// CPU_Set
module CPU_Set(
    input CLK,
	 input reset,
	 input [15:0]camera,
	 input [15:0] move_command,
	 input [15:0] data_out,
	 output reg [23:0] memory_location,
	 output reg [15:0] memory_input,
	 output reg [127:0] display,
	 output reg write_memory
    );
    parameter [14:0] termination_line = 15'd22;
	 parameter [4:0] stall = 5'd0;
    parameter [4:0] store = 5'd1;
    parameter [4:0] add = 5'd2;
    parameter [4:0] sub = 5'd3;
    parameter [4:0] move = 5'd4;
    parameter [4:0] sll = 5'd5;
    parameter [4:0] srl = 5'd6;
    parameter [4:0] load_hi_reg = 5'd7;
    parameter [4:0] load_lo_reg = 5'd8;
    parameter [4:0] jump = 5'd9;
    parameter [4:0] set_servo = 5'd10;
    parameter [4:0] load_cam = 5'd11;
    parameter [4:0] move_buffer = 5'd12;
    parameter [4:0] bne = 5'd13;
    parameter [4:0] beq = 5'd14;
    parameter [4:0] slt = 5'd15;
    parameter [4:0] AND = 5'd16;
    parameter [4:0] OR = 5'd17;
    parameter [4:0] NOT = 5'd18;
    parameter [4:0] load = 5'd19;
    parameter [4:0] loadl = 5'd20;
    parameter [4:0] storel = 5'd21;
    parameter [1:0] phase0 = 2'b00;
  ...
Size in the first run: about 360 flip-flops, about 220 I/O pins, about 28,000 µm² of cells after synthesis.
clock: 3.76 ns
lec_check: 0
cap_margin: 20
core_margin: 2
core_utilization: 40
setup_slack_margin: 0.55
slew_margin: 20
run.sh (not shown) runs the stock make flow with config.mk's settings and CLKGATE_MAP_FILE=.
The starting point produced a layout that fails on negative setup slack.
Rerun with:
- CORE_MARGIN: 2 -> 4
- CORE_UTILIZATION: 40 -> 25
- MAX_ROUTING_LAYER: not set -> met5
- PLACE_DENSITY: not set -> 0.39
- SETUP_SLACK_MARGIN: 0.55 -> 0.68
- TNS_END_PERCENT: not set -> 40
- clock period: 3.76 -> 6.77 ns (I/O delays scaled with it)
Now the flow completed with no timing, DRC or antenna violations.
Total power fell by 56%.
Cell area fell by 20%.
Cell count fell by about 4%.
Worst setup slack improved by 1.4 ns.
Area after synthesis does not change.
Non-clock buffer count fell by 783.
Hold slack stays flat.
Global-route usage fell by 20 points.
Routed wire length fell by about 2.7%.
Sequential power fell by 32%.
Die area rose by 63%.
Rerun with:
- CAP_MARGIN: 20 -> 40
- CELL_PAD_IN_SITES_DETAIL_PLACEMENT: not set -> 0
- CELL_PAD_IN_SITES_GLOBAL_PLACEMENT: not set -> 3
- CORE_MARGIN: 4 -> 2
- CORE_UTILIZATION: 25 -> 60
- CTS_CLUSTER_DIAMETER: not set -> 86
- CTS_CLUSTER_SIZE: not set -> 40
- GPL_TIMING_DRIVEN: not set -> 0
- PLACE_DENSITY: 0.39 -> not set
- SETUP_SLACK_MARGIN: 0.68 -> not set
- TNS_END_PERCENT: 40 -> not set
- clock period: 6.77 -> 6.92 ns (I/O delays scaled with it)
This time the run did not get past global placement without I/O, error GPL-0301.
Die area came out lower by 59%.
Area after synthesis is unchanged.
Synthesized cell count stays the same.
Rerun with:
- CELL_PAD_IN_SITES_DETAIL_PLACEMENT: 0 -> not set
- CELL_PAD_IN_SITES_GLOBAL_PLACEMENT: 3 -> not set
- CORE_ASPECT_RATIO: not set -> 1.08
- CORE_MARGIN: 2 -> 9
- CORE_UTILIZATION: 60 -> 49
- CTS_CLUSTER_DIAMETER: 86 -> not set
- CTS_CLUSTER_SIZE: 40 -> not set
- GPL_TIMING_DRIVEN: 0 -> not set
- HOLD_SLACK_MARGIN: not set -> 0.05
- MAX_ROUTING_LAYER: met5 -> not set
- PLACE_DENSITY_LB_ADDON: not set -> 0.27
- SLEW_MARGIN: 20 -> 40
- clock period: 6.92 -> 10.6 ns (I/O delays scaled with it)
What happened: The changed run completed with no timing, DRC or antenna violations. Die size goes up by 37%. Synthesized cell count stays the same. Synthesized area does not change.
Rerun with:
- ABC_AREA: not set -> 1
- CAP_MARGIN: 40 -> 0
- CORE_ASPECT_RATIO: 1.08 -> not set
- CORE_MARGIN: 9 -> 2
- CORE_UTILIZATION: 49 -> 72
- CTS_CLUSTER_SIZE: not set -> 10
- HOLD_SLACK_MARGIN: 0.05 -> not set
- PLACE_DENSITY: not set -> 0.4
- PLACE_DENSITY_LB_ADDON: 0.27 -> not set
- SLEW_MARGIN: 40 -> 20
- TNS_END_PERCENT: not set -> 10
- clock period: 10.6 -> 3.96 ns (I/O delays scaled with it)
With this change the flow stopped in global routing (GRT-0116).
Synthesized cell count rises by 11%.
Area after synthesis falls by 9.2%.
Die area falls by 44%.
Rerun with:
- ABC_AREA: 1 -> not set
- CAP_MARGIN: 0 -> 20
- CORE_UTILIZATION: 72 -> 40
- CTS_CLUSTER_SIZE: 10 -> not set
- HOLD_SLACK_MARGIN: not set -> 0.29
- PLACE_DENSITY: 0.4 -> not set
- SETUP_SLACK_MARGIN: not set -> 0.97
- TNS_END_PERCENT: 10 -> not set
This time the run reached the layout checks and failed them: negative setup slack.
Synthesized area climbs by 10%.
Die size climbs by 96%.
Synthesized cell count drops by 9.8%.

* * *

CPU_Set again, from the RTL that the note above started with.
clock: 3.96 ns
lec_check: 0
abc_area: 1
cap_margin: 20
core_margin: 2
core_utilization: 62
slew_margin: 20
The first run stopped in 5_1_grt, error GRT-0232.
Next try:
Settings changed: ABC_AREA 1 to unset, CORE_UTILIZATION 62 to 36.
Clock period 3.96 ns to 6.77 ns, I/O delays scaled along.
The changed run completed without violations. Die area grows by 88%. Synthesized area grows by 10%. Synthesized cell count decreases by 9.8%.
Next try:
Settings changed: ABC_AREA set to 1, CORE_UTILIZATION 36 to 71, CTS_CLUSTER_DIAMETER set to 238, HOLD_SLACK_MARGIN set to -0.09.
Clock period 6.77 ns to 6.45 ns, I/O delays scaled along.
Effect:
- With this change the flow stopped in 5_1_grt on GRT-0116
- area after synthesis went down by 9.2%
- synthesized cell count went up by 11%
- die size went down by 53%
Next try:
Settings changed: CAP_MARGIN 20 to 5, CORE_ASPECT_RATIO set to 0.68, CORE_UTILIZATION 71 to 72, PLACE_DENSITY set to 0.62, SETUP_SLACK_MARGIN set to 1.36, TNS_END_PERCENT set to 5.
Clock period 6.45 ns to 5.53 ns, I/O delays scaled along.
The new run ended with an error in 5_1_grt on GRT-0116.
Synthesized area does not change.
Synthesized cell count is unchanged.
Die area came out lower slightly.
Next try:
Settings changed: ABC_AREA 1 to unset, CAP_MARGIN 5 to 20, CELL_PAD_IN_SITES_GLOBAL_PLACEMENT set to 1, CORE_ASPECT_RATIO 0.68 to 0.59, CORE_MARGIN 2 to 4, CORE_UTILIZATION 72 to 63, CTS_CLUSTER_DIAMETER 238 to unset, CTS_CLUSTER_SIZE set to 37, GPL_ROUTABILITY_DRIVEN set to 1, GPL_TIMING_DRIVEN set to 0, HOLD_SLACK_MARGIN -0.09 to 0.19, MAX_ROUTING_LAYER set to met5, PLACE_DENSITY 0.62 to unset, PLACE_DENSITY_LB_ADDON set to 0.06, SETUP_SLACK_MARGIN 1.36 to 1.49, SLEW_MARGIN 20 to 25, TNS_END_PERCENT 5 to unset.
Clock period 5.53 ns to 10.0 ns, I/O delays scaled along.
Effect: The new run failed in 3_1_place_gp_skip_io with FLW-0024. Area after synthesis went up by about 10%. Die size went up by about 30%. Synthesized cell count went down by about 10%.
Next try:
Settings changed: CAP_MARGIN 20 to 40, CELL_PAD_IN_SITES_DETAIL_PLACEMENT set to 1, CELL_PAD_IN_SITES_GLOBAL_PLACEMENT 1 to 3, CORE_ASPECT_RATIO 0.59 to unset, CORE_MARGIN 4 to 2, CORE_UTILIZATION 63 to 60, CTS_CLUSTER_DIAMETER set to 86, CTS_CLUSTER_SIZE 37 to 51, GPL_ROUTABILITY_DRIVEN 1 to unset, HOLD_SLACK_MARGIN 0.19 to unset, MAX_ROUTING_LAYER met5 to met4, PLACE_DENSITY_LB_ADDON 0.06 to unset, SETUP_SLACK_MARGIN 1.49 to unset, SLEW_MARGIN 25 to 20.
Clock period 10.0 ns to 6.92 ns, I/O delays scaled along.
The new run stopped in 3_1_place_gp_skip_io (GPL-0301). Die size is higher by 0.85%. Synthesized cell count does not change. Area after synthesis stays the same.
Power is estimated from default activity; no workload was simulated.
